<file path="constraint.sdc">
create_clock -name core_clock -period 14.0 [get_ports {clk}]
set_input_delay 2.8000 -clock core_clock [delete_from_list [all_inputs] [get_ports {clk}]]
set_output_delay 2.8000 -clock core_clock [all_outputs]
set_load 0.01 [all_outputs]
</file>
<file path="run.sh">
#!/bin/bash
# the make line also repeats each setting of config.mk as NAME=value (left out here)
make -C /OpenROAD-flow-scripts/flow DESIGN_CONFIG=/design/flow/config.mk WORK_HOME=/design/flow/orfs CLKGATE_MAP_FILE= finish
</file>
<file path="design.v">
`timescale 1ns / 1ps
module convolution_stage2 (
          in1,
          in2,
          in3,
          in4,
          in5,
          in6,
          in7,
          in8,
          clk,
          rst,
          start,
          conv_out
  );
input [99:0] in1, in2, in3, in4, in5, in6, in7, in8;
input         clk, rst, start;
output reg [7:0] conv_out;
wire  [3:0]  in1_1, in1_2, in1_3, in1_4, in1_5, in1_6, in1_7, in1_8, in1_9, in1_10, in1_11, in1_12, in1_13;
wire [3:0]   in1_14, in1_15, in1_16, in1_17, in1_18, in1_19, in1_20, in1_21, in1_22, in1_23, in1_24, in1_25;
wire  [3:0]  in2_1, in2_2, in2_3, in2_4, in2_5, in2_6, in2_7, in2_8, in2_9, in2_10, in2_11, in2_12, in2_13;
wire [3:0]   in2_14, in2_15, in2_16, in2_17, in2_18, in2_19, in2_20, in2_21, in2_22, in2_23, in2_24, in2_25;
wire  [3:0]  in3_1, in3_2, in3_3, in3_4, in3_5, in3_6, in3_7, in3_8, in3_9, in3_10, in3_11, in3_12, in3_13;
wire [3:0]   in3_14, in3_15, in3_16, in3_17, in3_18, in3_19, in3_20, in3_21, in3_22, in3_23, in3_24, in3_25;
wire  [3:0]  in4_1, in4_2, in4_3, in4_4, in4_5, in4_6, in4_7, in4_8, in4_9, in4_10, in4_11, in4_12, in4_13;
wire [3:0]   in4_14, in4_15, in4_16, in4_17, in4_18, in4_19, in4_20, in4_21, in4_22, in4_23, in4_24, in4_25;
wire  [3:0]  in5_1, in5_2, in5_3, in5_4, in5_5, in5_6, in5_7, in5_8, in5_9, in5_10, in5_11, in5_12, in5_13;
wire [3:0]   in5_14, in5_15, in5_16, in5_17, in5_18, in5_19, in5_20, in5_21, in5_22, in5_23, in5_24, in5_25;
wire  [3:0]  in6_1, in6_2, in6_3, in6_4, in6_5, in6_6, in6_7, in6_8, in6_9, in6_10, in6_11, in6_12, in6_13;
wire [3:0]   in6_14, in6_15, in6_16, in6_17, in6_18, in6_19, in6_20, in6_21, in6_22, in6_23, in6_24, in6_25;
wire  [3:0]  in7_1, in7_2, in7_3, in7_4, in7_5, in7_6, in7_7, in7_8, in7_9, in7_10, in7_11, in7_12, in7_13;
wire [3:0]   in7_14, in7_15, in7_16, in7_17, in7_18, in7_19, in7_20, in7_21, in7_22, in7_23, in7_24, in7_25;
wire  [3:0]  in8_1, in8_2, in8_3, in8_4, in8_5, in8_6, in8_7, in8_8, in8_9, in8_10, in8_11, in8_12, in8_13;
wire [3:0]   in8_14, in8_15, in8_16, in8_17, in8_18, in8_19, in8_20, in8_21, in8_22, in8_23, in8_24, in8_25;
wire [8:0]   sum1, sum2, sum3, sum4;
wire  [7:0]  mul1_1, mul1_2, mul1_3, mul1_4, mul1_5, mul1_6, mul1_7, mul1_8, mul1_9, mul1_10, mul1_11, mul1_12, mul1_13;
wire [7:0]   mul1_14, mul1_15, mul1_16, mul1_17, mul1_18, mul1_19, mul1_20, mul1_21, mul1_22, mul1_23, mul1_24, mul1_25;
wire  [7:0]  mul2_1, mul2_2, mul2_3, mul2_4, mul2_5, mul2_6, mul2_7, mul2_8, mul2_9, mul2_10, mul2_11, mul2_12, mul2_13;
wire [7:0]   mul2_14, mul2_15, mul2_16, mul2_17, mul2_18, mul2_19, mul2_20, mul2_21, mul2_22, mul2_23, mul2_24, mul2_25;
wire  [7:0]  mul3_1, mul3_2, mul3_3, mul3_4, mul3_5, mul3_6, mul3_7, mul3_8, mul3_9, mul3_10, mul3_11, mul3_12, mul3_13;
wire [7:0]   mul3_14, mul3_15, mul3_16, mul3_17, mul3_18, mul3_19, mul3_20, mul3_21, mul3_22, mul3_23, mul3_24, mul3_25;
wire  [7:0]  mul4_1, mul4_2, mul4_3, mul4_4, mul4_5, mul4_6, mul4_7, mul4_8, mul4_9, mul4_10, mul4_11, mul4_12, mul4_13;
wire [7:0]   mul4_14, mul4_15, mul4_16, mul4_17, mul4_18, mul4_19, mul4_20, mul4_21, mul4_22, mul4_23, mul4_24, mul4_25;
wire [8:0]   temp_out;
always @ ( posedge clk ) begin
  if (rst) begin
  conv_out  <=  0;
  end
  else
    begin
      conv_out <= temp_out[7:0];
    end
end
assign in1_1 	= (start) ? in1[99:96]   	: 4'h0;
assign in1_2 	= (start) ? in1[95:92]   	: 4'h0;
assign in1_3 	= (start) ? in1[91:88]   	: 4'h0;
assign in1_4 	= (start) ? in1[87:84]   	: 4'h0;
assign in1_5 	= (start) ? in1[83:80]   	: 4'h0;
assign in1_6 	= (start) ? in1[79:76]   	: 4'h0;
assign in1_7 	= (start) ? in1[75:72]   	: 4'h0;
assign in1_8 	= (start) ? in1[71:68]   	: 4'h0;
assign in1_9 	= (start) ? in1[67:64]   	: 4'h0;
assign in1_10 	= (start) ? in1[63:60]  	: 4'h0;
assign in1_11 	= (start) ? in1[59:56]  	: 4'h0;
assign in1_12 	= (start) ? in1[55:52]  	: 4'h0;
assign in1_13 	= (start) ? in1[51:48]  	: 4'h0;
assign in1_14	= (start) ? in1[47:44]  	: 4'h0;
assign in1_15 	= (start) ? in1[43:40]  	: 4'h0;
assign in1_16 	= (start) ? in1[39:36]  	: 4'h0;
assign in1_17 	= (start) ? in1[35:32]  	: 4'h0;
assign in1_18 	= (start) ? in1[31:28]  	: 4'h0;
assign in1_19 	= (start) ? in1[27:24]  	: 4'h0;
assign in1_20 	= (start) ? in1[23:20]  	: 4'h0;
assign in1_21 	= (start) ? in1[19:16]  	: 4'h0;
assign in1_22 	= (start) ? in1[15:12]  	: 4'h0;
assign in1_23 	= (start) ? in1[11:8]   	: 4'h0;
assign in1_24 	= (start) ? in1[7:4]    	: 4'h0;
assign in1_25 	= (start) ? in1[3:0]   		: 4'h0;
assign in2_1 	= (start) ? in2[99:96]   	: 4'h0;
assign in2_2 	= (start) ? in2[95:92]   	: 4'h0;
assign in2_3 	= (start) ? in2[91:88]   	: 4'h0;
assign in2_4 	= (start) ? in2[87:84]   	: 4'h0;
assign in2_5 	= (start) ? in2[83:80]   	: 4'h0;
assign in2_6 	= (start) ? in2[79:76]   	: 4'h0;
assign in2_7 	= (start) ? in2[75:72]   	: 4'h0;
assign in2_8 	= (start) ? in2[71:68]   	: 4'h0;
assign in2_9 	= (start) ? in2[67:64]   	: 4'h0;
assign in2_10 	= (start) ? in2[63:60]  	: 4'h0;
assign in2_11 	= (start) ? in2[59:56]  	: 4'h0;
assign in2_12 	= (start) ? in2[55:52]  	: 4'h0;
assign in2_13 	= (start) ? in2[51:48]  	: 4'h0;
assign in2_14	= (start) ? in2[47:44]  	: 4'h0;
assign in2_15 	= (start) ? in2[43:40]  	: 4'h0;
assign in2_16 	= (start) ? in2[39:36]  	: 4'h0;
assign in2_17 	= (start) ? in2[35:32]  	: 4'h0;
assign in2_18 	= (start) ? in2[31:28]  	: 4'h0;
assign in2_19 	= (start) ? in2[27:24]  	: 4'h0;
assign in2_20 	= (start) ? in2[23:20]  	: 4'h0;
assign in2_21 	= (start) ? in2[19:16]  	: 4'h0;
assign in2_22 	= (start) ? in2[15:12]  	: 4'h0;
assign in2_23 	= (start) ? in2[11:8]   	: 4'h0;
assign in2_24 	= (start) ? in2[7:4]    	: 4'h0;
assign in2_25 	= (start) ? in2[3:0]   		: 4'h0;
assign in3_1 	= (start) ? in3[99:96]   	: 4'h0;
assign in3_2 	= (start) ? in3[95:92]   	: 4'h0;
assign in3_3 	= (start) ? in3[91:88]   	: 4'h0;
assign in3_4 	= (start) ? in3[87:84]   	: 4'h0;
assign in3_5 	= (start) ? in3[83:80]   	: 4'h0;
assign in3_6 	= (start) ? in3[79:76]   	: 4'h0;
assign in3_7 	= (start) ? in3[75:72]   	: 4'h0;
assign in3_8 	= (start) ? in3[71:68]   	: 4'h0;
assign in3_9 	= (start) ? in3[67:64]   	: 4'h0;
assign in3_10 	= (start) ? in3[63:60]  	: 4'h0;
assign in3_11 	= (start) ? in3[59:56]  	: 4'h0;
assign in3_12 	= (start) ? in3[55:52]  	: 4'h0;
assign in3_13 	= (start) ? in3[51:48]  	: 4'h0;
assign in3_14	= (start) ? in3[47:44]  	: 4'h0;
assign in3_15 	= (start) ? in3[43:40]  	: 4'h0;
assign in3_16 	= (start) ? in3[39:36]  	: 4'h0;
assign in3_17 	= (start) ? in3[35:32]  	: 4'h0;
assign in3_18 	= (start) ? in3[31:28]  	: 4'h0;
assign in3_19 	= (start) ? in3[27:24]  	: 4'h0;
assign in3_20 	= (start) ? in3[23:20]  	: 4'h0;
assign in3_21 	= (start) ? in3[19:16]  	: 4'h0;
assign in3_22 	= (start) ? in3[15:12]  	: 4'h0;
assign in3_23 	= (start) ? in3[11:8]   	: 4'h0;
assign in3_24 	= (start) ? in3[7:4]    	: 4'h0;
assign in3_25 	= (start) ? in3[3:0]   		: 4'h0;
assign in4_1 	= (start) ? in4[99:96]   	: 4'h0;
assign in4_2 	= (start) ? in4[95:92]   	: 4'h0;
assign in4_3 	= (start) ? in4[91:88]   	: 4'h0;
assign in4_4 	= (start) ? in4[87:84]   	: 4'h0;
assign in4_5 	= (start) ? in4[83:80]   	: 4'h0;
assign in4_6 	= (start) ? in4[79:76]   	: 4'h0;
assign in4_7 	= (start) ? in4[75:72]   	: 4'h0;
assign in4_8 	= (start) ? in4[71:68]   	: 4'h0;
assign in4_9 	= (start) ? in4[67:64]   	: 4'h0;
assign in4_10 	= (start) ? in4[63:60]  	: 4'h0;
assign in4_11 	= (start) ? in4[59:56]  	: 4'h0;
assign in4_12 	= (start) ? in4[55:52]  	: 4'h0;
assign in4_13 	= (start) ? in4[51:48]  	: 4'h0;
assign in4_14	= (start) ? in4[47:44]  	: 4'h0;
assign in4_15 	= (start) ? in4[43:40]  	: 4'h0;
assign in4_16 	= (start) ? in4[39:36]  	: 4'h0;
assign in4_17 	= (start) ? in4[35:32]  	: 4'h0;
assign in4_18 	= (start) ? in4[31:28]  	: 4'h0;
assign in4_19 	= (start) ? in4[27:24]  	: 4'h0;
assign in4_20 	= (start) ? in4[23:20]  	: 4'h0;
assign in4_21 	= (start) ? in4[19:16]  	: 4'h0;
assign in4_22 	= (start) ? in4[15:12]  	: 4'h0;
assign in4_23 	= (start) ? in4[11:8]   	: 4'h0;
assign in4_24 	= (start) ? in4[7:4]    	: 4'h0;
assign in4_25 	= (start) ? in4[3:0]   		: 4'h0;
assign in5_1 	= (start) ? in5[99:96]   	: 4'h0;
assign in5_2 	= (start) ? in5[95:92]   	: 4'h0;
assign in5_3 	= (start) ? in5[91:88]   	: 4'h0;
assign in5_4 	= (start) ? in5[87:84]   	: 4'h0;
assign in5_5 	= (start) ? in5[83:80]   	: 4'h0;
assign in5_6 	= (start) ? in5[79:76]   	: 4'h0;
assign in5_7 	= (start) ? in5[75:72]   	: 4'h0;
assign in5_8 	= (start) ? in5[71:68]   	: 4'h0;
assign in5_9 	= (start) ? in5[67:64]   	: 4'h0;
assign in5_10 	= (start) ? in5[63:60]  	: 4'h0;
assign in5_11 	= (start) ? in5[59:56]  	: 4'h0;
assign in5_12 	= (start) ? in5[55:52]  	: 4'h0;
assign in5_13 	= (start) ? in5[51:48]  	: 4'h0;
assign in5_14	= (start) ? in5[47:44]  	: 4'h0;
assign in5_15 	= (start) ? in5[43:40]  	: 4'h0;
assign in5_16 	= (start) ? in5[39:36]  	: 4'h0;
assign in5_17 	= (start) ? in5[35:32]  	: 4'h0;
assign in5_18 	= (start) ? in5[31:28]  	: 4'h0;
assign in5_19 	= (start) ? in5[27:24]  	: 4'h0;
assign in5_20 	= (start) ? in5[23:20]  	: 4'h0;
assign in5_21 	= (start) ? in5[19:16]  	: 4'h0;
assign in5_22 	= (start) ? in5[15:12]  	: 4'h0;
assign in5_23 	= (start) ? in5[11:8]   	: 4'h0;
assign in5_24 	= (start) ? in5[7:4]    	: 4'h0;
assign in5_25 	= (start) ? in5[3:0]   		: 4'h0;
assign in6_1 	= (start) ? in6[99:96]   	: 4'h0;
assign in6_2 	= (start) ? in6[95:92]   	: 4'h0;
assign in6_3 	= (start) ? in6[91:88]   	: 4'h0;
assign in6_4 	= (start) ? in6[87:84]   	: 4'h0;
assign in6_5 	= (start) ? in6[83:80]   	: 4'h0;
assign in6_6 	= (start) ? in6[79:76]   	: 4'h0;
assign in6_7 	= (start) ? in6[75:72]   	: 4'h0;
assign in6_8 	= (start) ? in6[71:68]   	: 4'h0;
assign in6_9 	= (start) ? in6[67:64]   	: 4'h0;
assign in6_10 	= (start) ? in6[63:60]  	: 4'h0;
assign in6_11 	= (start) ? in6[59:56]  	: 4'h0;
assign in6_12 	= (start) ? in6[55:52]  	: 4'h0;
assign in6_13 	= (start) ? in6[51:48]  	: 4'h0;
assign in6_14	= (start) ? in6[47:44]  	: 4'h0;
assign in6_15 	= (start) ? in6[43:40]  	: 4'h0;
assign in6_16 	= (start) ? in6[39:36]  	: 4'h0;
assign in6_17 	= (start) ? in6[35:32]  	: 4'h0;
assign in6_18 	= (start) ? in6[31:28]  	: 4'h0;
assign in6_19 	= (start) ? in6[27:24]  	: 4'h0;
assign in6_20 	= (start) ? in6[23:20]  	: 4'h0;
assign in6_21 	= (start) ? in6[19:16]  	: 4'h0;
assign in6_22 	= (start) ? in6[15:12]  	: 4'h0;
assign in6_23 	= (start) ? in6[11:8]   	: 4'h0;
assign in6_24 	= (start) ? in6[7:4]    	: 4'h0;
assign in6_25 	= (start) ? in6[3:0]   		: 4'h0;
assign in7_1 	= (start) ? in7[99:96]   	: 4'h0;
assign in7_2 	= (start) ? in7[95:92]   	: 4'h0;
assign in7_3 	= (start) ? in7[91:88]   	: 4'h0;
assign in7_4 	= (start) ? in7[87:84]   	: 4'h0;
assign in7_5 	= (start) ? in7[83:80]   	: 4'h0;
assign in7_6 	= (start) ? in7[79:76]   	: 4'h0;
assign in7_7 	= (start) ? in7[75:72]   	: 4'h0;
assign in7_8 	= (start) ? in7[71:68]   	: 4'h0;
assign in7_9 	= (start) ? in7[67:64]   	: 4'h0;
assign in7_10 	= (start) ? in7[63:60]  	: 4'h0;
assign in7_11 	= (start) ? in7[59:56]  	: 4'h0;
assign in7_12 	= (start) ? in7[55:52]  	: 4'h0;
assign in7_13 	= (start) ? in7[51:48]  	: 4'h0;
assign in7_14	= (start) ? in7[47:44]  	: 4'h0;
assign in7_15 	= (start) ? in7[43:40]  	: 4'h0;
assign in7_16 	= (start) ? in7[39:36]  	: 4'h0;
assign in7_17 	= (start) ? in7[35:32]  	: 4'h0;
assign in7_18 	= (start) ? in7[31:28]  	: 4'h0;
assign in7_19 	= (start) ? in7[27:24]  	: 4'h0;
assign in7_20 	= (start) ? in7[23:20]  	: 4'h0;
assign in7_21 	= (start) ? in7[19:16]  	: 4'h0;
assign in7_22 	= (start) ? in7[15:12]  	: 4'h0;
assign in7_23 	= (start) ? in7[11:8]   	: 4'h0;
assign in7_24 	= (start) ? in7[7:4]    	: 4'h0;
assign in7_25 	= (start) ? in7[3:0]   		: 4'h0;
assign in8_1 	= (start) ? in8[99:96]   	: 4'h0;
assign in8_2 	= (start) ? in8[95:92]   	: 4'h0;
assign in8_3 	= (start) ? in8[91:88]   	: 4'h0;
assign in8_4 	= (start) ? in8[87:84]   	: 4'h0;
assign in8_5 	= (start) ? in8[83:80]   	: 4'h0;
assign in8_6 	= (start) ? in8[79:76]   	: 4'h0;
assign in8_7 	= (start) ? in8[75:72]   	: 4'h0;
assign in8_8 	= (start) ? in8[71:68]   	: 4'h0;
assign in8_9 	= (start) ? in8[67:64]   	: 4'h0;
assign in8_10 	= (start) ? in8[63:60]  	: 4'h0;
assign in8_11 	= (start) ? in8[59:56]  	: 4'h0;
assign in8_12 	= (start) ? in8[55:52]  	: 4'h0;
assign in8_13 	= (start) ? in8[51:48]  	: 4'h0;
assign in8_14	= (start) ? in8[47:44]  	: 4'h0;
assign in8_15 	= (start) ? in8[43:40]  	: 4'h0;
assign in8_16 	= (start) ? in8[39:36]  	: 4'h0;
assign in8_17 	= (start) ? in8[35:32]  	: 4'h0;
assign in8_18 	= (start) ? in8[31:28]  	: 4'h0;
assign in8_19 	= (start) ? in8[27:24]  	: 4'h0;
assign in8_20 	= (start) ? in8[23:20]  	: 4'h0;
assign in8_21 	= (start) ? in8[19:16]  	: 4'h0;
assign in8_22 	= (start) ? in8[15:12]  	: 4'h0;
assign in8_23 	= (start) ? in8[11:8]   	: 4'h0;
assign in8_24 	= (start) ? in8[7:4]    	: 4'h0;
assign in8_25 	= (start) ? in8[3:0]   		: 4'h0;
assign mul1_1 = (start) ? (in1_1 * in5_1) : 8'h00;
assign mul1_2 = (start) ? (in1_2 * in5_2) : 8'h00;
assign mul1_3 = (start) ? (in1_3 * in5_3) : 8'h00;
assign mul1_4 = (start) ? (in1_4 * in5_4) : 8'h00;
assign mul1_5 = (start) ? (in1_5 * in5_5) : 8'h00;
assign mul1_6 = (start) ? (in1_6 * in5_6) : 8'h00;
assign mul1_7 = (start) ? (in1_7 * in5_7) : 8'h00;
assign mul1_8 = (start) ? (in1_8 * in5_8) : 8'h00;
assign mul1_9 = (start) ? (in1_9 * in5_9) : 8'h00;
assign mul1_10 = (start) ? (in1_10 * in5_10) : 8'h00;
assign mul1_11 = (start) ? (in1_11 * in5_11) : 8'h00;
assign mul1_12 = (start) ? (in1_12 * in5_12) : 8'h00;
assign mul1_13 = (start) ? (in1_13 * in5_13) : 8'h00;
assign mul1_14 = (start) ? (in1_14 * in5_14) : 8'h00;
assign mul1_15 = (start) ? (in1_15 * in5_15) : 8'h00;
assign mul1_16 = (start) ? (in1_16 * in5_16) : 8'h00;
assign mul1_17 = (start) ? (in1_17 * in5_17) : 8'h00;
assign mul1_18 = (start) ? (in1_18 * in5_18) : 8'h00;
assign mul1_19 = (start) ? (in1_19 * in5_19) : 8'h00;
assign mul1_20 = (start) ? (in1_20 * in5_20) : 8'h00;
assign mul1_21 = (start) ? (in1_21 * in5_21) : 8'h00;
assign mul1_22 = (start) ? (in1_22 * in5_22) : 8'h00;
assign mul1_23 = (start) ? (in1_23 * in5_23) : 8'h00;
assign mul1_24 = (start) ? (in1_24 * in5_24) : 8'h00;
assign mul1_25 = (start) ? (in1_25 * in5_25) : 8'h00;
assign mul2_1 = (start) ? (in2_1 * in6_1) : 8'h00;
assign mul2_2 = (start) ? (in2_2 * in6_2) : 8'h00;
assign mul2_3 = (start) ? (in2_3 * in6_3) : 8'h00;
assign mul2_4 = (start) ? (in2_4 * in6_4) : 8'h00;
assign mul2_5 = (start) ? (in2_5 * in6_5) : 8'h00;
assign mul2_6 = (start) ? (in2_6 * in6_6) : 8'h00;
assign mul2_7 = (start) ? (in2_7 * in6_7) : 8'h00;
assign mul2_8 = (start) ? (in2_8 * in6_8) : 8'h00;
assign mul2_9 = (start) ? (in2_9 * in6_9) : 8'h00;
assign mul2_10 = (start) ? (in2_10 * in6_10) : 8'h00;
assign mul2_11 = (start) ? (in2_11 * in6_11) : 8'h00;
assign mul2_12 = (start) ? (in2_12 * in6_12) : 8'h00;
assign mul2_13 = (start) ? (in2_13 * in6_13) : 8'h00;
assign mul2_14 = (start) ? (in2_14 * in6_14) : 8'h00;
assign mul2_15 = (start) ? (in2_15 * in6_15) : 8'h00;
assign mul2_16 = (start) ? (in2_16 * in6_16) : 8'h00;
assign mul2_17 = (start) ? (in2_17 * in6_17) : 8'h00;
assign mul2_18 = (start) ? (in2_18 * in6_18) : 8'h00;
assign mul2_19 = (start) ? (in2_19 * in6_19) : 8'h00;
assign mul2_20 = (start) ? (in2_20 * in6_20) : 8'h00;
assign mul2_21 = (start) ? (in2_21 * in6_21) : 8'h00;
assign mul2_22 = (start) ? (in2_22 * in6_22) : 8'h00;
assign mul2_23 = (start) ? (in2_23 * in6_23) : 8'h00;
assign mul2_24 = (start) ? (in2_24 * in6_24) : 8'h00;
assign mul2_25 = (start) ? (in2_25 * in6_25) : 8'h00;
assign mul3_1 = (start) ? (in3_1 * in7_1) : 8'h00;
assign mul3_2 = (start) ? (in3_2 * in7_2) : 8'h00;
assign mul3_3 = (start) ? (in3_3 * in7_3) : 8'h00;
assign mul3_4 = (start) ? (in3_4 * in7_4) : 8'h00;
assign mul3_5 = (start) ? (in3_5 * in7_5) : 8'h00;
assign mul3_6 = (start) ? (in3_6 * in7_6) : 8'h00;
assign mul3_7 = (start) ? (in3_7 * in7_7) : 8'h00;
assign mul3_8 = (start) ? (in3_8 * in7_8) : 8'h00;
assign mul3_9 = (start) ? (in3_9 * in7_9) : 8'h00;
assign mul3_10 = (start) ? (in3_10 * in7_10) : 8'h00;
assign mul3_11 = (start) ? (in3_11 * in7_11) : 8'h00;
assign mul3_12 = (start) ? (in3_12 * in7_12) : 8'h00;
assign mul3_13 = (start) ? (in3_13 * in7_13) : 8'h00;
assign mul3_14 = (start) ? (in3_14 * in7_14) : 8'h00;
assign mul3_15 = (start) ? (in3_15 * in7_15) : 8'h00;
assign mul3_16 = (start) ? (in3_16 * in7_16) : 8'h00;
assign mul3_17 = (start) ? (in3_17 * in7_17) : 8'h00;
assign mul3_18 = (start) ? (in3_18 * in7_18) : 8'h00;
assign mul3_19 = (start) ? (in3_19 * in7_19) : 8'h00;
assign mul3_20 = (start) ? (in3_20 * in7_20) : 8'h00;
assign mul3_21 = (start) ? (in3_21 * in7_21) : 8'h00;
assign mul3_22 = (start) ? (in3_22 * in7_22) : 8'h00;
assign mul3_23 = (start) ? (in3_23 * in7_23) : 8'h00;
assign mul3_24 = (start) ? (in3_24 * in7_24) : 8'h00;
assign mul3_25 = (start) ? (in3_25 * in7_25) : 8'h00;
assign mul4_1 = (start) ? (in4_1 * in8_1) : 8'h00;
assign mul4_2 = (start) ? (in4_2 * in8_2) : 8'h00;
assign mul4_3 = (start) ? (in4_3 * in8_3) : 8'h00;
assign mul4_4 = (start) ? (in4_4 * in8_4) : 8'h00;
assign mul4_5 = (start) ? (in4_5 * in8_5) : 8'h00;
assign mul4_6 = (start) ? (in4_6 * in8_6) : 8'h00;
assign mul4_7 = (start) ? (in4_7 * in8_7) : 8'h00;
assign mul4_8 = (start) ? (in4_8 * in8_8) : 8'h00;
assign mul4_9 = (start) ? (in4_9 * in8_9) : 8'h00;
assign mul4_10 = (start) ? (in4_10 * in8_10) : 8'h00;
assign mul4_11 = (start) ? (in4_11 * in8_11) : 8'h00;
assign mul4_12 = (start) ? (in4_12 * in8_12) : 8'h00;
assign mul4_13 = (start) ? (in4_13 * in8_13) : 8'h00;
assign mul4_14 = (start) ? (in4_14 * in8_14) : 8'h00;
assign mul4_15 = (start) ? (in4_15 * in8_15) : 8'h00;
assign mul4_16 = (start) ? (in4_16 * in8_16) : 8'h00;
assign mul4_17 = (start) ? (in4_17 * in8_17) : 8'h00;
assign mul4_18 = (start) ? (in4_18 * in8_18) : 8'h00;
assign mul4_19 = (start) ? (in4_19 * in8_19) : 8'h00;
assign mul4_20 = (start) ? (in4_20 * in8_20) : 8'h00;
assign mul4_21 = (start) ? (in4_21 * in8_21) : 8'h00;
assign mul4_22 = (start) ? (in4_22 * in8_22) : 8'h00;
assign mul4_23 = (start) ? (in4_23 * in8_23) : 8'h00;
assign mul4_24 = (start) ? (in4_24 * in8_24) : 8'h00;
assign mul4_25 = (start) ? (in4_25 * in8_25) : 8'h00;
assign sum1 = mul1_1 + mul1_2 + mul1_3 + mul1_4 + mul1_5 + mul1_6 + mul1_7 + mul1_8 + mul1_9 + mul1_10 + mul1_11 + mul1_12 + mul1_13 + mul1_14 +
              mul1_15 + mul1_16 + mul1_17 + mul1_18 + mul1_19 + mul1_20 + mul1_21 + mul1_22 + mul1_23 + mul1_24 + mul1_25;
assign sum2 = mul2_1 + mul2_2 + mul2_3 + mul2_4 + mul2_5 + mul2_6 + mul2_7 + mul2_8 + mul2_9 + mul2_10 + mul2_11 + mul2_12 + mul2_13 + mul2_14 +
              mul2_15 + mul2_16 + mul2_17 + mul2_18 + mul2_19 + mul2_20 + mul2_21 + mul2_22 + mul2_23 + mul2_24 + mul2_25;
assign sum3 = mul3_1 + mul3_2 + mul3_3 + mul3_4 + mul3_5 + mul3_6 + mul3_7 + mul3_8 + mul3_9 + mul3_10 + mul3_11 + mul3_12 + mul3_13 + mul3_14 +
              mul3_15 + mul3_16 + mul3_17 + mul3_18 + mul3_19 + mul3_20 + mul3_21 + mul3_22 + mul3_23 + mul3_24 + mul3_25;
assign sum4 = mul4_1 + mul4_2 + mul4_3 + mul4_4 + mul4_5 + mul4_6 + mul4_7 + mul4_8 + mul4_9 + mul4_10 + mul4_11 + mul4_12 + mul4_13 + mul4_14 +
              mul4_15 + mul4_16 + mul4_17 + mul4_18 + mul4_19 + mul4_20 + mul4_21 + mul4_22 + mul4_23 + mul4_24 + mul4_25;
assign temp_out = sum1  + sum2 + sum3  + sum4;
endmodule  
</file>
<file path="config.mk">
export PLATFORM = sky130hd
export DESIGN_NAME = convolution_stage2
export DESIGN_NICKNAME = convolution_stage2
export VERILOG_FILES = /design/flow/design.v
export SDC_FILE = /design/flow/constraint.sdc
export NUM_CORES = 4
export LEC_CHECK = 0
export CAP_MARGIN = 20
export CELL_PAD_IN_SITES_GLOBAL_PLACEMENT = 1
export CORE_MARGIN = 2
export CORE_UTILIZATION = 27
export CTS_CLUSTER_SIZE = 33
export GPL_ROUTABILITY_DRIVEN = 0
export SLEW_MARGIN = 10
</file>
==> impl_metrics.env, run 1 <==
# source this file to load flow results
export IMPL_num_nets_final=11200
export IMPL_drv_cap=0
export IMPL_setup_worst_path_class="input pin to register"
export IMPL_crit_family="adder cells"
export IMPL_worstPathMaxFanout=4
export IMPL_worstPathRequired_ns=14.16
export IMPL_critPathMaxStageDelay_ns=0.63
export IMPL_hp_start="rst"
export IMPL_cp_depth=37
export IMPL_finalSetupViolCount=0
export IMPL_startpoint="in8[97]"
export IMPL_grt_pass1_wl_um=356000
export IMPL_logic_family="adder cells"
export IMPL_grt_ovfl_total=0
export IMPL_yosys_area_mm2=0.0628
export IMPL_rsz0062_at_grt="no"
export IMPL_routed_wl_um=243000
export IMPL_async_flop_share_pct=0
export IMPL_hold_viol=0
export IMPL_drtIter0Drc=2538
export IMPL_synth_flops=8
export IMPL_synth_cell_types=32
export IMPL_dr_pass1_iters=6
export IMPL_clk_path_buf_depth=2
export IMPL_grt_pass1_vias=56100
export IMPL_ios=811
export IMPL_syn_area_mm2=0.0628
export IMPL_aoi_share_pct=6.29
export IMPL_fp_util_pct=27.1
export IMPL_relSlewSlack_pct=34.6
export IMPL_chipArea_mm2=0.237
export IMPL_critPathBufInv=11
export IMPL_area_growth_pct=22.8
export IMPL_syn_instance_count=7243
export IMPL_max_freq_mhz=73.8
export IMPL_warnings=26
export IMPL_post_route_period_util_pct=96.8
export IMPL_vias=52700
export IMPL_core_mm2=0.232
export IMPL_ys_sh_xor_pct=8.14
export IMPL_cts_root_buffer="clkbuf_16"
export IMPL_cts_tree="done"
export IMPL_die_w_um=486
export IMPL_fin_crit_ns=13.55
export IMPL_cts_made_buffers=3
export IMPL_htreeDepth=1
export IMPL_worstMarginPinSlew_ns=0.971
export IMPL_tns_ns=0
export IMPL_path_clk_slew_ns=0.04
export IMPL_yosysMostFrequentCell="ha_1"
export IMPL_rows=177
export IMPL_syn_num_nets=10300
export IMPL_common_cells="ha_1 (1266), inv_1 (1245), and3_1 (1092)"
export IMPL_min_path_cells=2
export IMPL_portBuffers=810
export IMPL_arrival_ns=13.71
export IMPL_place_ws_ns=-0.131
export IMPL_start_kind="input pin"
export IMPL_routedWlPerCell_um=21.6
export IMPL_synth_top_cell_by_area="fa_1"
export IMPL_hp_class="input pin to register"
export IMPL_cts_sinks=8
export IMPL_synth_avg_cell_area_um2=8.67
export IMPL_min_to="conv_out[6]"
export IMPL_ys_sh_mux_pct=0
export IMPL_yosys_top_cells_area="fa_1 (32%), ha_1 (25%), and3_1 (11%)"
export IMPL_adder_share_pct=56.8
export IMPL_grt_max_degree=63
export IMPL_ys_seq_share_pct=0.255
export IMPL_yosys_area_top_type_share_pct=31.6
export IMPL_setup_slack_ns=0.453
export IMPL_via_per_inst=4.68
export IMPL_dp_hpwl_um=226000
export IMPL_die_y_um=486
export IMPL_holdWs_ns=3.31
export IMPL_cpMostUsedCell="fa_1"
export IMPL_slowest_stage="fa_1"
export IMPL_ys_flop_type="dfxtp_1"
export IMPL_ys_sh_simple_pct=19.6
export IMPL_status="finished clean"
export IMPL_ys_warn_count=1
export IMPL_end_kind="register"
export IMPL_grt_use_total_pct=20.1
export IMPL_drt_antenna_violating_nets=0
export IMPL_crit_end="conv_out[7]"
export IMPL_route_detailed_drc=0
export IMPL_grt_antenna_before_repair=89
export IMPL_drv_slew=0
export IMPL_edf_count=0
export IMPL_ys_cells=7243
-- routing by layer --
metal	routed length, µm	global-route usage (%)
met5	375	0
met1	103000	25.0
met2	123000	36.8
met4	6510	5.21
met3	9780	2.03
-- layout make-up --
class / count / area (µm²)
diodes: 43 / 108
flip-flops and latches: 8 / 160
well taps: 3043 / 3810
multi-input cells: 5745 / 57100
repair buffers: 1167 / 11200
inverters: 1246 / 4680
fillers: 24100 / 155000
clock buffers: 3 / 75.1
-- repair_timing --
action,4_1_cts,5_1_grt
setup buffers,0,3
endpoints found under the setup margin,0,1
resized,0,14
hold buffers,0,0
-- through the flow --
| stage | std cells | util [%] | instance area, µm² |
|---|---|---|---|
| finish | 11300 | 33.3 | 77100 |
| global route | 11200 | 33.3 | 77100 |
| CTS | 11200 | 33.2 | 76900 |
| detailed placement | 11200 | 33.1 | 76800 |
| global placement | 11200 | 33.1 | 76800 |
| floorplan | 7243 | - | 62800 |
==> run 2, diff against run 1 <==
Settings changed: CELL_PAD_IN_SITES_GLOBAL_PLACEMENT 1 to default, CORE_UTILIZATION 27 to 65, CTS_CLUSTER_DIAMETER from default to 200, CTS_CLUSTER_SIZE 33 to default, GPL_ROUTABILITY_DRIVEN 0 to default, SETUP_SLACK_MARGIN from default to -0.98, SLEW_MARGIN 10 to 40.
Clock period 14.0 ns to 9.76 ns, I/O delays scaled along.
==> impl_metrics.env, run 2 <==
# source this file to load flow results
export IMPL_slowest_stage="fa_2"
export IMPL_ys_sh_mux_pct=0
export IMPL_placed_area_mm2=0.0815
export IMPL_setup_worst_path_class="input pin to register"
export IMPL_routed_wl_um=240000
export IMPL_finalSetupViolCount=6
export IMPL_cts_sinks=8
export IMPL_via_per_inst=6.03
export IMPL_route_detailed_drc=0
export IMPL_syn_instance_count=7243
export IMPL_yosys_area_mm2=0.0628
export IMPL_synth_cell_types=32
export IMPL_ios=811
export IMPL_synth_avg_cell_area_um2=8.67
export IMPL_hold_viol=0
export IMPL_critPathMaxStageDelay_ns=0.72
export IMPL_start_kind="input pin"
export IMPL_rows=114
export IMPL_hp_class="input pin to register"
export IMPL_die_w_um=315
export IMPL_worstPathMaxFanout=8
export IMPL_routedWlPerCell_um=23.0
export IMPL_synth_top_cell_by_area="fa_1"
export IMPL_crit_family="adder cells"
export IMPL_ys_sh_simple_pct=19.6
export IMPL_dr_pass1_iters=6
export IMPL_core_mm2=0.0963
export IMPL_critPathBufInv=12
export IMPL_fin_cells=10400
export IMPL_vias=62900
export IMPL_dpl_cell_count=10300
export IMPL_grt_use_total_pct=47.0
export IMPL_cts_tree="done"
export IMPL_worstPathRequired_ns=9.93
export IMPL_dp_hpwl_um=201000
export IMPL_ys_seq_share_pct=0.255
export IMPL_cp_depth=40
export IMPL_grt_pass1_vias=67000
export IMPL_chipArea_mm2=0.0992
export IMPL_rsz0062_at_grt="yes"
export IMPL_cts_root_buffer="clkbuf_16"
export IMPL_worstMarginPinSlew_ns=1.12
export IMPL_ys_flop_type="dfxtp_1"
export IMPL_violations="setup timing"
export IMPL_synth_flops=8
export IMPL_ys_cells=7243
export IMPL_grt_ovfl_total=0
export IMPL_setup_slack_ns=-2.51
export IMPL_area_growth_pct=33.1
export IMPL_aoi_share_pct=6.29
export IMPL_portBuffers=810
export IMPL_drv_cap=0
export IMPL_relSlewSlack_pct=24.8
export IMPL_syn_num_nets=10300
export IMPL_async_flop_share_pct=0
export IMPL_arrival_ns=12.44
export IMPL_startpoint="start"
export IMPL_htreeDepth=1
export IMPL_drv_slew=0
export IMPL_num_nets_final=12200
export IMPL_status="finished with violations"
export IMPL_cts_made_buffers=3
export IMPL_drtIter0Drc=5932
export IMPL_hp_start="rst"
export IMPL_clk_path_buf_depth=2
export IMPL_warnings=31
export IMPL_grt_antenna_before_repair=49
export IMPL_drt_antenna_violating_nets=0
export IMPL_holdBufCountCts=0
export IMPL_syn_area_mm2=0.0628
export IMPL_place_ws_ns=-2.94
export IMPL_common_cells="ha_1 (1266), inv_1 (1245), and3_1 (1092)"
export IMPL_grt_max_degree=71
export IMPL_max_freq_mhz=81.5
export IMPL_end_kind="register"
export IMPL_die_y_um=315
export IMPL_yosys_top_cells_area="fa_1 (32%), ha_1 (25%), and3_1 (11%)"
export IMPL_utilization_pct=86.8
export IMPL_ys_sh_xor_pct=8.14
export IMPL_logic_family="adder cells"
export IMPL_holdWs_ns=2.46
export IMPL_crit_end="conv_out[7]"
export IMPL_final_area_mm2=0.0836
export IMPL_finalWeightedCongestion=1.06
export IMPL_yosys_area_top_type_share_pct=31.6
export IMPL_n_fill_cell=5073
export IMPL_yosysMostFrequentCell="ha_1"
export IMPL_path_clk_slew_ns=0.04
export IMPL_min_path_cells=2
export IMPL_cpMostUsedCell="fa_1"
export IMPL_min_to="conv_out[4]"
export IMPL_post_route_period_util_pct=126
export IMPL_edf_count=0
export IMPL_adder_share_pct=56.8
export IMPL_fp_util_pct=65.2
export IMPL_fin_crit_ns=12.27
export IMPL_grt_pass1_wl_um=357000
export IMPL_ys_warn_count=1
-- run 2: area by class of cell --
type / count / area (µm²) / area share [%]
diodes: 45 / 113 / 0.135
well taps: 1276 / 1600 / 1.91
repair buffers: 2104 / 18900 / 22.6
multi-input cells: 5745 / 58100 / 69.5
clock buffers: 3 / 75.1 / 0.0898
flip-flops and latches: 8 / 160 / 0.192
inverters: 1246 / 4680 / 5.60
-- run 2: through the flow --
stage	TNS (ns)
floorplan	-5.26
global placement	-9.99
detailed placement	-11.48
CTS	-8.08
global route	-9.81
finish	-8.72
-- run 2: timing repair --
item,in CTS,in global routing
gates resized,194,192
setup endpoints to repair,5,6
pin swaps,81,135
cloned,22,4
buffers inserted,12,9
-- run 2: routing by layer --
| layer | share of wire (%) | GRT usage (%) | vias to the layer above |
|---|---|---|---|
| met1 | 32 | 48.7 | 30100 |
| met5 | 0.025 | 0 | - |
| met4 | 12 | 44.8 | 10 |
| met3 | 9.8 | 11.5 | 1419 |
| met2 | 46 | 77.8 | 3689 |
| li1 | - | - | 27700 |
==> run 3, diff against run 2 <==
Settings changed: CORE_UTILIZATION 65 to 69, CTS_CLUSTER_DIAMETER 200 to default, CTS_CLUSTER_SIZE from default to 47, MAX_ROUTING_LAYER from default to met4, SETUP_SLACK_MARGIN -0.98 to -0.12, SLEW_MARGIN 40 to 20.
Clock period 9.76 ns to 11.9 ns, I/O delays scaled along.
==> impl_metrics.env, run 3 <==
# source this file to load flow results
export IMPL_synth_top_cell_by_area="fa_1"
export IMPL_ys_seq_share_pct=0.255
export IMPL_post_route_period_util_pct=108
export IMPL_logic_family="adder cells"
export IMPL_ios=811
export IMPL_grt_use_met2_pct=78.9
export IMPL_start_kind="input pin"
export IMPL_finalSetupViolCount=3
export IMPL_synth_avg_cell_area_um2=8.67
export IMPL_rsz0062_at_grt="yes"
export IMPL_finalWeightedCongestion=1.06
export IMPL_crit_family="adder cells"
export IMPL_chipArea_mm2=0.0935
export IMPL_drv_slew=0
export IMPL_ys_sh_xor_pct=8.14
export IMPL_adder_share_pct=56.8
export IMPL_ys_cells=7243
export IMPL_synth_flops=8
export IMPL_routedWlPerCell_um=23.2
export IMPL_status="finished with violations"
export IMPL_hp_class="input pin to register"
export IMPL_die_y_um=306
export IMPL_grt_max_degree=66
export IMPL_cpMostUsedCell="fa_1"
export IMPL_ys_flop_type="dfxtp_1"
export IMPL_drv_cap=0
export IMPL_dr_pass1_iters=6
export IMPL_worstPathMaxFanout=20
export IMPL_async_flop_share_pct=0
export IMPL_fin_crit_ns=12.89
export IMPL_route_detailed_drc=0
export IMPL_num_nets_final=12100
export IMPL_violations="setup timing"
export IMPL_path_clk_slew_ns=0.04
export IMPL_arrival_ns=13.06
export IMPL_vias=63400
export IMPL_critPathMaxStageDelay_ns=0.66
export IMPL_setup_slack_ns=-0.992
export IMPL_max_freq_mhz=77.6
export IMPL_syn_instance_count=7243
export IMPL_ys_sh_simple_pct=19.6
export IMPL_drt_antenna_violating_nets=0
export IMPL_cp_depth=38
export IMPL_cts_made_buffers=3
export IMPL_area_growth_pct=30.2
export IMPL_worstMarginPinSlew_ns=1.07
export IMPL_grt_ovfl_total=0
export IMPL_holdWs_ns=2.93
export IMPL_edf_count=0
export IMPL_relSlewSlack_pct=28.0
export IMPL_utilization_pct=90.7
export IMPL_rows=110
export IMPL_yosys_area_top_type_share_pct=31.6
export IMPL_min_path_cells=2
export IMPL_syn_num_nets=10300
export IMPL_worstPathRequired_ns=12.07
export IMPL_yosysMostFrequentCell="ha_1"
export IMPL_via_per_inst=6.19
export IMPL_dp_hpwl_um=200000
export IMPL_common_cells="ha_1 (1266), inv_1 (1245), and3_1 (1092)"
export IMPL_cts_sinks=8
export IMPL_hp_start="rst"
export IMPL_busiest_layer="met2"
export IMPL_grt_pass1_wl_um=353000
export IMPL_n_fill_cell=4046
export IMPL_clk_path_buf_depth=2
export IMPL_hold_viol=0
export IMPL_holdBufCountCts=0
export IMPL_die_w_um=306
export IMPL_min_to="conv_out[7]"
export IMPL_critPathBufInv=11
export IMPL_crit_end="conv_out[7]"
export IMPL_yosys_area_mm2=0.0628
export IMPL_portBuffers=810
export IMPL_ys_warn_count=1
export IMPL_yosys_top_cells_area="fa_1 (32%), ha_1 (25%), and3_1 (11%)"
export IMPL_warnings=31
export IMPL_cts_tree="done"
export IMPL_end_kind="register"
export IMPL_syn_area_mm2=0.0628
export IMPL_aoi_share_pct=6.29
export IMPL_startpoint="start"
export IMPL_grt_use_total_pct=50.3
export IMPL_grt_pass1_vias=67500
export IMPL_htreeDepth=1
export IMPL_slowest_stage="fa_1"
export IMPL_grt_antenna_before_repair=35
export IMPL_grtUsageMet3_pct=12.8
export IMPL_cts_root_buffer="clkbuf_16"
export IMPL_setup_worst_path_class="input pin to register"
export IMPL_ys_sh_mux_pct=0
export IMPL_fp_util_pct=69.7
export IMPL_drtIter0Drc=6684
export IMPL_synth_cell_types=32
export IMPL_routed_wl_um=238000
export IMPL_core_mm2=0.0901
export IMPL_grt_use_met1_pct=51.8
run 3: layer usage:
layer / wire, µm / vias to the layer above / part of all wire (%)
met5: 0 / - / 0
met4: 28600 / 0 / 12
met3: 27000 / 1645 / 11
met2: 107000 / 4103 / 45
met1: 75400 / 30100 / 32
li1: - / 27600 / -
run 3: cell type report:
| type | count | area [µm²] | area share (%) |
|---|---|---|---|
| antenna | 44 | 110 | 0.135 |
| tap | 1176 | 1470 | 1.80 |
| sequential | 8 | 160 | 0.196 |
| clock buffer | 3 | 75.1 | 0.0918 |
| multi-input combinational | 5745 | 57500 | 70.3 |
| timing repair buffer | 2017 | 17800 | 21.8 |
| inverter | 1246 | 4680 | 5.72 |
run 3: repair_timing:
item / CTS / global route
buffers inserted: 1 / 14
gates resized: 8 / 103
pin swaps: 3 / 78
setup endpoints to repair: 1 / 3
gates cloned: 1 / 8
run 3: stage by stage:
| stage | setup TNS [ns] | area (µm²) | cells | setup slack, ns |
|---|---|---|---|---|
| 6_report | -1.09 | 81800 | 10200 | -0.992 |
| 5_1_grt | -1.95 | 81800 | 10200 | -1.28 |
| 4_1_cts | -0.775 | 81000 | 10200 | -0.775 |
| 3_5_place_dp | -1.38 | 80800 | 10200 | -1.06 |
| 3_3_place_gp | -0.765 | 80800 | 10200 | -0.719 |
| 2_1_floorplan | -0.120 | 63400 | 7243 | -0.120 |
==> run 4, diff against run 3 <==
Settings changed: CORE_UTILIZATION 69 to 72, CTS_CLUSTER_DIAMETER from default to 252, CTS_CLUSTER_SIZE 47 to 41, MAX_ROUTING_LAYER met4 to default, PLACE_DENSITY from default to 0.64, SETUP_SLACK_MARGIN -0.12 to default.
Clock period 11.9 ns to 12.2 ns, I/O delays scaled along.
==> impl_metrics.env, run 4 <==
# implementation run metrics
export IMPL_yosys_area_mm2=0.0628
export IMPL_syn_area_mm2=0.0628
export IMPL_common_cells="ha_1 (1266), inv_1 (1245), and3_1 (1092)"
export IMPL_yosysMostFrequentCell="ha_1"
export IMPL_die_y_um=299
export IMPL_ios=811
export IMPL_cts_made_buffers=3
export IMPL_die_w_um=299
export IMPL_grt_use_total_pct=80.3
export IMPL_edf_count=0
export IMPL_syn_instance_count=7243
export IMPL_adder_share_pct=56.8
export IMPL_ys_cells=7243
export IMPL_ys_warn_count=1
export IMPL_ys_sh_simple_pct=19.6
export IMPL_ys_seq_share_pct=0.255
export IMPL_synth_top_cell_by_area="fa_1"
export IMPL_logic_family="adder cells"
export IMPL_synth_flops=8
export IMPL_htreeDepth=1
export IMPL_ys_sh_xor_pct=8.14
export IMPL_chipArea_mm2=0.0896
export IMPL_synth_cell_types=32
export IMPL_finalWeightedCongestion=1.06
export IMPL_syn_num_nets=10300
export IMPL_core_mm2=0.0866
export IMPL_toolErrorMsg="[ERROR GRT-0232] Routing congestion too high. Check the congestion heatmap in the GUI."
export IMPL_status="aborted with a tool error"
export IMPL_clk_path_buf_depth=2
export IMPL_rows=108
export IMPL_failed_stage="global routing"
export IMPL_ys_sh_mux_pct=0
export IMPL_yosys_area_top_type_share_pct=31.6
export IMPL_ys_flop_type="dfxtp_1"
export IMPL_dp_hpwl_um=206000
export IMPL_fp_util_pct=72.5
export IMPL_portBuffers=810
export IMPL_grt_ovfl_total=234
export IMPL_yosys_top_cells_area="fa_1 (32%), ha_1 (25%), and3_1 (11%)"
export IMPL_cts_sinks=8
export IMPL_aoi_share_pct=6.29
export IMPL_synth_avg_cell_area_um2=8.67
export IMPL_async_flop_share_pct=0
export IMPL_cts_root_buffer="clkbuf_16"
run 4: routing by layer:
layer  GRT overflow  GRT usage (%)
met2            119           95.9
met1              2           76.1
met5              0           47.8
met4            110           86.3
met3              3           66.8
run 4: timing repair:
action | CTS
endpoints found under the hold margin | 0
cloned | 16
hold buffers | 0
pin swaps | 203
endpoints found under the setup margin | 1
gates resized | 245
setup buffers | 21
run 4: per-stage QoR:
step	instance area, µm²	util [%]	instances	setup WS (ns)
after CTS	81100	93.6	10100	-0.363
after detailed placement	79800	92.1	10000	-0.974
after global placement	79800	92.1	10000	-0.541
after floorplan	63100	-	7243	0.0229
==> run 5, diff against run 4 <==
Settings changed: ABC_AREA from default to 1, CTS_CLUSTER_DIAMETER 252 to 379, CTS_CLUSTER_SIZE 41 to 100, PLACE_DENSITY 0.64 to default, SETUP_SLACK_MARGIN from default to 1.14.
Clock period 12.2 ns to 6.5 ns, I/O delays scaled along.
==> impl_metrics.env, run 5 <==
# implementation run metrics
export IMPL_status="aborted with a tool error"
export IMPL_failed_stage="global routing"
export IMPL_toolErrorMsg="[ERROR GRT-0116] Global routing finished with congestion. Check the congestion regions in the DRC Viewer."
export IMPL_adder_share_pct=53.6
export IMPL_ys_sh_xor_pct=2.21
export IMPL_syn_instance_count=9524
export IMPL_cts_sinks=8
export IMPL_synth_cell_types=39
export IMPL_ios=811
export IMPL_ys_sh_mux_pct=0
export IMPL_synth_flops=8
export IMPL_finalWeightedCongestion=1.08
export IMPL_placed_area_mm2=0.0879
export IMPL_syn_area_mm2=0.0666
export IMPL_edf_count=0
export IMPL_grt_use_total_pct=99.8
export IMPL_die_y_um=308
export IMPL_synth_top_cell_by_area="fa_1"
export IMPL_async_flop_share_pct=0
export IMPL_ys_sh_simple_pct=24.1
export IMPL_synth_avg_cell_area_um2=6.99
export IMPL_cts_root_buffer="clkbuf_16"
export IMPL_grt_ovfl_total=6697
export IMPL_die_w_um=308
export IMPL_yosys_area_mm2=0.0666
export IMPL_htreeDepth=1
export IMPL_ys_cells=9524
export IMPL_place_ws_ns=-5.86
export IMPL_aoi_share_pct=6.18
export IMPL_dpl_cell_count=12900
export IMPL_ys_flop_type="dfxtp_1"
export IMPL_portBuffers=810
export IMPL_logic_family="adder cells"
export IMPL_core_mm2=0.0917
export IMPL_holdBufCountCts=0
export IMPL_fp_util_pct=72.6
export IMPL_chipArea_mm2=0.0949
export IMPL_rows=111
export IMPL_yosys_area_top_type_share_pct=29.8
export IMPL_yosys_top_cells_area="fa_1 (30%), ha_1 (24%), inv_1 (13%)"
export IMPL_syn_num_nets=12600
export IMPL_yosysMostFrequentCell="inv_1"
export IMPL_common_cells="inv_1 (2264), nand2_1 (1830), nor2_1 (1275)"
export IMPL_clk_path_buf_depth=2
export IMPL_ys_seq_share_pct=0.241
export IMPL_cts_made_buffers=3
export IMPL_dp_hpwl_um=249000
export IMPL_ys_warn_count=1
[run 5: stage by stage]
stage	hold slack (ns)	util (%)
2_1_floorplan	1.58	-
3_3_place_gp	2.03	95.9
3_5_place_dp	2.06	95.9
4_1_cts	1.86	97.1
[run 5: layer usage]
layer,overflow,track usage [%]
met5,16,61.3
met4,1563,114
met3,95,80.8
met2,4889,125
met1,134,88.0
[run 5: timing repair]
item,4_1_cts
cloned,10
pin swaps,65
setup buffers,24
setup endpoints to repair,8
gates resized,147
==> run 6, diff against run 5 <==
Settings changed: ABC_AREA 1 to 0, CORE_ASPECT_RATIO from default to 0.71, CTS_CLUSTER_DIAMETER 379 to default, CTS_CLUSTER_SIZE 100 to default, GPL_ROUTABILITY_DRIVEN from default to 0, GPL_TIMING_DRIVEN from default to 1, HOLD_SLACK_MARGIN from default to -0.1, MAX_ROUTING_LAYER from default to met5, PLACE_DENSITY from default to 0.67, SETUP_SLACK_MARGIN 1.14 to -0.47, SLEW_MARGIN 20 to 25, TNS_END_PERCENT from default to 95.
Clock period 6.5 ns to 6.87 ns, I/O delays scaled along.
==> impl_metrics.env, run 6 <==
# implementation run metrics
export IMPL_ios=811
export IMPL_htreeDepth=1
export IMPL_adder_share_pct=56.8
export IMPL_ys_cells=7243
export IMPL_syn_instance_count=7243
export IMPL_die_w_um=355
export IMPL_ys_seq_share_pct=0.255
export IMPL_synth_top_cell_by_area="fa_1"
export IMPL_clk_path_buf_depth=2
export IMPL_core_mm2=0.0866
export IMPL_grt_use_total_pct=81.1
export IMPL_yosys_area_top_type_share_pct=31.6
export IMPL_ys_warn_count=1
export IMPL_synth_flops=8
export IMPL_synth_cell_types=32
export IMPL_yosys_area_mm2=0.0628
export IMPL_cts_root_buffer="clkbuf_16"
export IMPL_synth_avg_cell_area_um2=8.67
export IMPL_async_flop_share_pct=0
export IMPL_fp_util_pct=72.5
export IMPL_holdBufCountCts=0
export IMPL_status="aborted with a tool error"
export IMPL_failed_stage="global routing"
export IMPL_chipArea_mm2=0.0897
export IMPL_logic_family="adder cells"
export IMPL_syn_area_mm2=0.0628
export IMPL_common_cells="ha_1 (1266), inv_1 (1245), and3_1 (1092)"
export IMPL_cts_sinks=8
export IMPL_edf_count=0
export IMPL_portBuffers=810
export IMPL_dp_hpwl_um=225000
export IMPL_rows=91
export IMPL_aoi_share_pct=6.29
export IMPL_toolErrorMsg="[ERROR GRT-0116] Global routing finished with congestion. Check the congestion regions in the DRC Viewer."
export IMPL_ys_flop_type="dfxtp_1"
export IMPL_yosys_top_cells_area="fa_1 (32%), ha_1 (25%), and3_1 (11%)"
export IMPL_ys_sh_xor_pct=8.14
export IMPL_ys_sh_simple_pct=19.6
export IMPL_ys_sh_mux_pct=0
export IMPL_syn_num_nets=10300
export IMPL_place_ws_ns=-5.28
export IMPL_cts_made_buffers=3
export IMPL_grt_ovfl_total=174
export IMPL_yosysMostFrequentCell="ha_1"
export IMPL_die_y_um=253
run 6: stage by stage:
| stage | cell area (µm²) | std cells | util [%] |
|---|---|---|---|
| floorplan | 63700 | 7243 | - |
| global placement | 81600 | 10300 | 94.2 |
| detailed placement | 81600 | 10300 | 94.2 |
| CTS | 82500 | 10300 | 95.2 |
run 6: routing by layer:
metal | track usage [%] | overflow
met1 | 77.8 | 0
met2 | 96.0 | 86
met3 | 71.8 | 0
met4 | 79.6 | 87
met5 | 50.8 | 1
run 6: timing repair:
action | 4_1_cts
pin swaps | 82
resized | 114
setup buffers | 16
gates cloned | 10
setup endpoints to repair | 7
==> run 7, diff against run 6 <==
Settings changed: ABC_AREA 0 to 1, CORE_ASPECT_RATIO 0.71 to default, CTS_CLUSTER_DIAMETER from default to 85, GPL_ROUTABILITY_DRIVEN 0 to default, GPL_TIMING_DRIVEN 1 to default, HOLD_SLACK_MARGIN -0.1 to default, MAX_ROUTING_LAYER met5 to default, PLACE_DENSITY 0.67 to default, PLACE_DENSITY_LB_ADDON from default to 0.02, SETUP_SLACK_MARGIN -0.47 to default, SLEW_MARGIN 25 to 20, TNS_END_PERCENT 95 to default.
Clock period 6.87 ns to 9.92 ns, I/O delays scaled along.
==> impl_metrics.env, run 7 <==
# implementation run metrics
export IMPL_status="aborted with a tool error"
export IMPL_failed_stage="global routing"
export IMPL_toolErrorMsg="[ERROR GRT-0116] Global routing finished with congestion. Check the congestion regions in the DRC Viewer."
export IMPL_die_y_um=308
export IMPL_ys_cells=9524
export IMPL_ys_seq_share_pct=0.241
export IMPL_place_ws_ns=-3.30
export IMPL_core_mm2=0.0917
export IMPL_fp_util_pct=72.6
export IMPL_holdBufCountCts=0
export IMPL_ys_sh_mux_pct=0
export IMPL_synth_avg_cell_area_um2=6.99
export IMPL_yosysMostFrequentCell="inv_1"
export IMPL_synth_flops=8
export IMPL_yosys_area_mm2=0.0666
export IMPL_grt_use_total_pct=95.6
export IMPL_ios=811
export IMPL_edf_count=0
export IMPL_cts_root_buffer="clkbuf_16"
export IMPL_rows=111
export IMPL_synth_top_cell_by_area="fa_1"
export IMPL_portBuffers=810
export IMPL_synth_cell_types=39
export IMPL_finalWeightedCongestion=1.10
export IMPL_chipArea_mm2=0.0949
export IMPL_yosys_area_top_type_share_pct=29.8
export IMPL_cts_made_buffers=3
export IMPL_async_flop_share_pct=0
export IMPL_grt_ovfl_total=4005
export IMPL_yosys_top_cells_area="fa_1 (30%), ha_1 (24%), inv_1 (13%)"
export IMPL_clk_path_buf_depth=2
export IMPL_cts_sinks=8
export IMPL_syn_area_mm2=0.0666
export IMPL_adder_share_pct=53.6
export IMPL_ys_flop_type="dfxtp_1"
export IMPL_ys_warn_count=1
export IMPL_die_w_um=308
export IMPL_ys_sh_xor_pct=2.21
export IMPL_logic_family="adder cells"
export IMPL_syn_instance_count=9524
export IMPL_htreeDepth=1
export IMPL_ys_sh_simple_pct=24.1
export IMPL_dp_hpwl_um=247000
export IMPL_syn_num_nets=12600
export IMPL_aoi_share_pct=6.18
export IMPL_common_cells="inv_1 (2264), nand2_1 (1830), nor2_1 (1275)"
-- run 7: through the flow --
stage                     instances  TNS (ns)  area (µm²)  util (%)
after floorplan                9524     -5.07       67400         -
after global placement        12900     -8.51       87600      95.6
after detailed placement      12900    -10.95       87600      95.6
after CTS                     12900     -7.84       88900      97.0
-- run 7: timing repair --
action,4_1_cts
buffers inserted,32
pin swaps,109
resized,253
endpoints found under the setup margin,6
cloned,10
-- run 7: per-layer routing --
layer,overflow,track usage [%]
met5,20,64.2
met4,1183,109
met3,70,82.4
met2,2638,113
met1,94,86.6
==> run 8, diff against run 7 <==
Settings changed: ABC_AREA 1 to 0, CORE_ASPECT_RATIO from default to 1.43, CORE_UTILIZATION 72 to 60, CTS_CLUSTER_DIAMETER 85 to default, GPL_ROUTABILITY_DRIVEN from default to 0, GPL_TIMING_DRIVEN from default to 1, MAX_ROUTING_LAYER from default to met5, PLACE_DENSITY from default to 0.49, PLACE_DENSITY_LB_ADDON 0.02 to default, SETUP_SLACK_MARGIN from default to 0.21, SLEW_MARGIN 20 to 25, TNS_END_PERCENT from default to 95.
Clock period 9.92 ns to 10.2 ns, I/O delays scaled along.
==> impl_metrics.env, run 8 <==
# source this file to load flow results
export IMPL_status="finished with violations"
export IMPL_violations="setup timing"
export IMPL_arrival_ns=12.43
export IMPL_via_per_inst=5.72
export IMPL_max_freq_mhz=81.5
export IMPL_vias=60400
export IMPL_critPathMaxStageDelay_ns=0.53
export IMPL_grt_pass1_vias=64100
export IMPL_slowest_stage="fa_1"
export IMPL_num_nets_final=12200
export IMPL_core_mm2=0.104
export IMPL_crit_end="conv_out[7]"
export IMPL_die_y_um=391
export IMPL_worstMarginPinSlew_ns=1.14
export IMPL_worstPathRequired_ns=10.37
export IMPL_edf_count=0
export IMPL_path_clk_slew_ns=0.04
export IMPL_ys_sh_xor_pct=8.14
export IMPL_hold_viol=0
export IMPL_adder_share_pct=56.8
export IMPL_fp_util_pct=60.7
export IMPL_cp_depth=42
export IMPL_tns_ns=-5.90
export IMPL_grt_pass1_wl_um=335000
export IMPL_dr_pass1_iters=6
export IMPL_min_path_cells=2
export IMPL_common_cells="ha_1 (1266), inv_1 (1245), and3_1 (1092)"
export IMPL_routed_wl_um=224000
export IMPL_grt_use_total_pct=40.9
export IMPL_grt_max_degree=55
export IMPL_n_fill_cell=7153
export IMPL_drv_cap=0
export IMPL_holdBufCountCts=0
export IMPL_crit_family="adder cells"
export IMPL_drtIter0Drc=3651
export IMPL_yosys_top_cells_area="fa_1 (32%), ha_1 (25%), and3_1 (11%)"
export IMPL_regArea_um2=160
export IMPL_critPathBufInv=12
export IMPL_portBuffers=810
export IMPL_drt_antenna_violating_nets=0
export IMPL_syn_area_mm2=0.0628
export IMPL_ys_cells=7243
export IMPL_hp_class="input pin to register"
export IMPL_syn_num_nets=10300
export IMPL_start_kind="input pin"
export IMPL_cts_root_buffer="clkbuf_16"
export IMPL_setup_worst_path_class="input pin to register"
export IMPL_utilization_pct=81.0
export IMPL_logic_family="adder cells"
export IMPL_startpoint="start"
export IMPL_yosys_area_top_type_share_pct=31.6
export IMPL_ys_seq_share_pct=0.255
export IMPL_routedWlPerCell_um=21.2
export IMPL_cts_made_buffers=3
export IMPL_end_kind="register"
export IMPL_grt_ovfl_total=0
export IMPL_die_w_um=275
export IMPL_dp_hpwl_um=198000
export IMPL_relSlewSlack_pct=23.3
export IMPL_synth_flops=8
export IMPL_hp_start="rst"
export IMPL_layout_area_comb_mm2=0.0580
export IMPL_async_flop_share_pct=0
export IMPL_yosys_area_mm2=0.0628
export IMPL_ys_sh_simple_pct=19.6
export IMPL_syn_instance_count=7243
export IMPL_synth_avg_cell_area_um2=8.67
export IMPL_aoi_share_pct=6.29
export IMPL_ios=811
export IMPL_setup_slack_ns=-2.07
export IMPL_cpMostUsedCell="fa_1"
export IMPL_htreeDepth=1
export IMPL_worstPathMaxFanout=10
export IMPL_finalSetupViolCount=5
export IMPL_drv_slew=0
export IMPL_fin_crit_ns=12.27
export IMPL_warnings=31
export IMPL_rsz0062_at_grt="yes"
export IMPL_area_growth_pct=33.6
export IMPL_holdWs_ns=2.55
export IMPL_rows=141
export IMPL_ys_warn_count=1
export IMPL_dpl_cell_count=10400
export IMPL_synth_cell_types=32
export IMPL_yosysMostFrequentCell="ha_1"
export IMPL_chipArea_mm2=0.107
export IMPL_cts_tree="done"
export IMPL_ys_flop_type="dfxtp_1"
export IMPL_grt_antenna_before_repair=62
export IMPL_synth_top_cell_by_area="fa_1"
export IMPL_min_to="conv_out[5]"
export IMPL_clk_path_buf_depth=2
export IMPL_ys_sh_mux_pct=0
export IMPL_fin_cells=10600
export IMPL_cts_sinks=8
export IMPL_post_route_period_util_pct=120
export IMPL_route_detailed_drc=0
[run 8: layout make-up]
| type | instances | share of cell area (%) |
|---|---|---|
| Antenna cell | 57 | 0.170 |
| Multi-Input combinational cell | 5745 | 69.1 |
| Sequential cell | 8 | 0.191 |
| Tap cell | 1358 | 2.03 |
| Clock buffer | 3 | 0.0895 |
| Inverter | 1246 | 5.58 |
| Timing Repair Buffer | 2140 | 22.9 |
[run 8: metrics by stage]
step | instance area (µm²) | worst slack [ns]
2_1_floorplan | 63700 | -1.44
3_3_place_gp | 81800 | -2.33
3_5_place_dp | 81800 | -2.37
4_1_cts | 82600 | -1.99
5_1_grt | 83900 | -2.35
6_report | 83900 | -2.07
[run 8: what timing repair did]
item / CTS / global route
endpoints found under the setup margin: 6 / 6
cloned: 15 / 10
buffers inserted: 2 / 28
resized: 113 / 177
hold endpoints to repair: 0 / 0
pin swaps: 46 / 122
[run 8: per-layer routing]
metal	vias to the layer above	GRT usage [%]	share of wire (%)
li1	27800	-	-
met1	29200	42.4	33
met2	2489	70.1	48
met3	890	6.30	7.6
met4	22	38.4	11
met5	-	0	0.065
